==> job 9539 <==
==> flow/design.v (excerpt) <==
module fir_7_7(
    input clk,
    input rst,
    input [7:0] weight_data,
    input [2:0] weight_idx,
    input weight_valid,
    output weight_ready,
    input [7:0] input_data,
    input input_valid,
    output input_ready,
    output [15:0] output_data,
    input output_ready,
    output output_valid 
    );
clock: 5.7 ns
lec_check: 0
abc_area: 1
cap_margin: 15
core_margin: 2
core_utilization: 72
cts_cluster_size: 75
hold_slack_margin: 0.3
setup_slack_margin: -0.31
slew_margin: 5
run.sh (not shown) runs the stock make flow with config.mk's settings and CLKGATE_MAP_FILE=.
==> inputs of job 8105, as changes to job 9539 <==
==> flow/config.mk (replaced) <==
export PLATFORM = sky130hd
export DESIGN_NAME = fir_7_7
export DESIGN_NICKNAME = fir_7_7
export VERILOG_FILES = /design/flow/design.v
export SDC_FILE = /design/flow/constraint.sdc
export NUM_CORES = 4
export LEC_CHECK = 0
export ABC_AREA = 1
export CAP_MARGIN = 20
export CORE_MARGIN = 3
export CORE_UTILIZATION = 40
export CTS_CLUSTER_DIAMETER = 235
export CTS_CLUSTER_SIZE = 22
export PLACE_DENSITY = 0.63
export SLEW_MARGIN = 5
==> flow/constraint.sdc (replaced) <==
create_clock -name core_clock -period 8.0 [get_ports {clk}]
set_input_delay 1.6000 -clock core_clock [delete_from_list [all_inputs] [get_ports {clk}]]
set_output_delay 1.6000 -clock core_clock [all_outputs]
set_load 0.01 [all_outputs]
==> inputs of job 885, as changes to job 9539 <==
==> flow/config.mk (replaced) <==
export PLATFORM = sky130hd
export DESIGN_NAME = fir_7_7
export DESIGN_NICKNAME = fir_7_7
export VERILOG_FILES = /design/flow/design.v
export SDC_FILE = /design/flow/constraint.sdc
export NUM_CORES = 4
export LEC_CHECK = 0
export CAP_MARGIN = 20
export CORE_MARGIN = 2
export CORE_UTILIZATION = 67
export SLEW_MARGIN = 20
==> flow/constraint.sdc (replaced) <==
create_clock -name core_clock -period 6.51 [get_ports {clk}]
set_input_delay 1.3020 -clock core_clock [delete_from_list [all_inputs] [get_ports {clk}]]
set_output_delay 1.3020 -clock core_clock [all_outputs]
set_load 0.01 [all_outputs]
==> impl_metrics.py <==
# Metrics from the implementation run
metrics = {
    "power_and_ir_drop": {
        "max-vdd-ir-drop_uv": 395.7,
        "sequentialPower_w": 0.00110,
        "p_int_w": 0.003380,
    },
    "outcome": {
        "so_faults": "negative setup slack",
        "status": "failed layout checks",
    },
    "route": {
        "vias": 16900,
        "dr.pass1.iters": 5,
    },
    "placed_design": {
        "dp.cells": 3079,
    },
    "sta": {
        "setup_tns_ns": -10.89,
        "finalWorstSetupSlack_ns": -1.104,
        "setup_violations": 13,
    },
    "grt": {
        "use_met2_pct": 63.88,
    },
    "layout": {
        "syn2layout_area_growth_pct": 15.81,
    },
    "logic_synthesis": {
        "synthAoiAreaFrac_pct": 2.772,
    },
}
# the run above: job 9539

==> impl_metrics.py <==
# Metrics from the implementation run
metrics = {
    "outcome": {
        "status": "complete, no violations",
    },
    "grt": {
        "use_met2_pct": 36.91,
    },
    "route": {
        "dr.pass1.iters": 6,
        "vias": 15230,
    },
    "layout": {
        "syn2layout_area_growth_pct": 6.993,
    },
    "power_and_ir_drop": {
        "sequentialPower_w": 0.000814,
        "max-vdd-ir-drop_uv": 204.9,
    },
    "sta": {
        "finalWorstSetupSlack_ns": 0.9479,
        "setup_tns_ns": 0,
        "setup_violations": 0,
    },
}
# the run above: job 8105

==> impl_metrics.py <==
# Metrics from the implementation run
metrics = {
    "route": {
        "dr.pass1.iters": 5,
        "vias": 14940,
    },
    "sta": {
        "rsz0062_at_grt": "true",
        "skew_ns": 0.01877,
        "setup_violations": 10,
        "setup_tns_ns": -3.558,
        "finalWorstSetupSlack_ns": -0.5307,
    },
    "logic_synthesis": {
        "synthAoiAreaFrac_pct": 3.185,
        "adder_share_pct": 51.90,
    },
    "placed_design": {
        "dp.cells": 2688,
    },
    "grt": {
        "use_met2_pct": 61.32,
    },
    "outcome": {
        "status": "failed layout checks",
        "so_faults": "negative setup slack",
    },
    "power_and_ir_drop": {
        "p_int_w": 0.001530,
        "max-vdd-ir-drop_uv": 136.5,
        "sequentialPower_w": 0.000884,
    },
    "layout": {
        "syn2layout_area_growth_pct": 16.32,
    },
}
# the run above: job 885

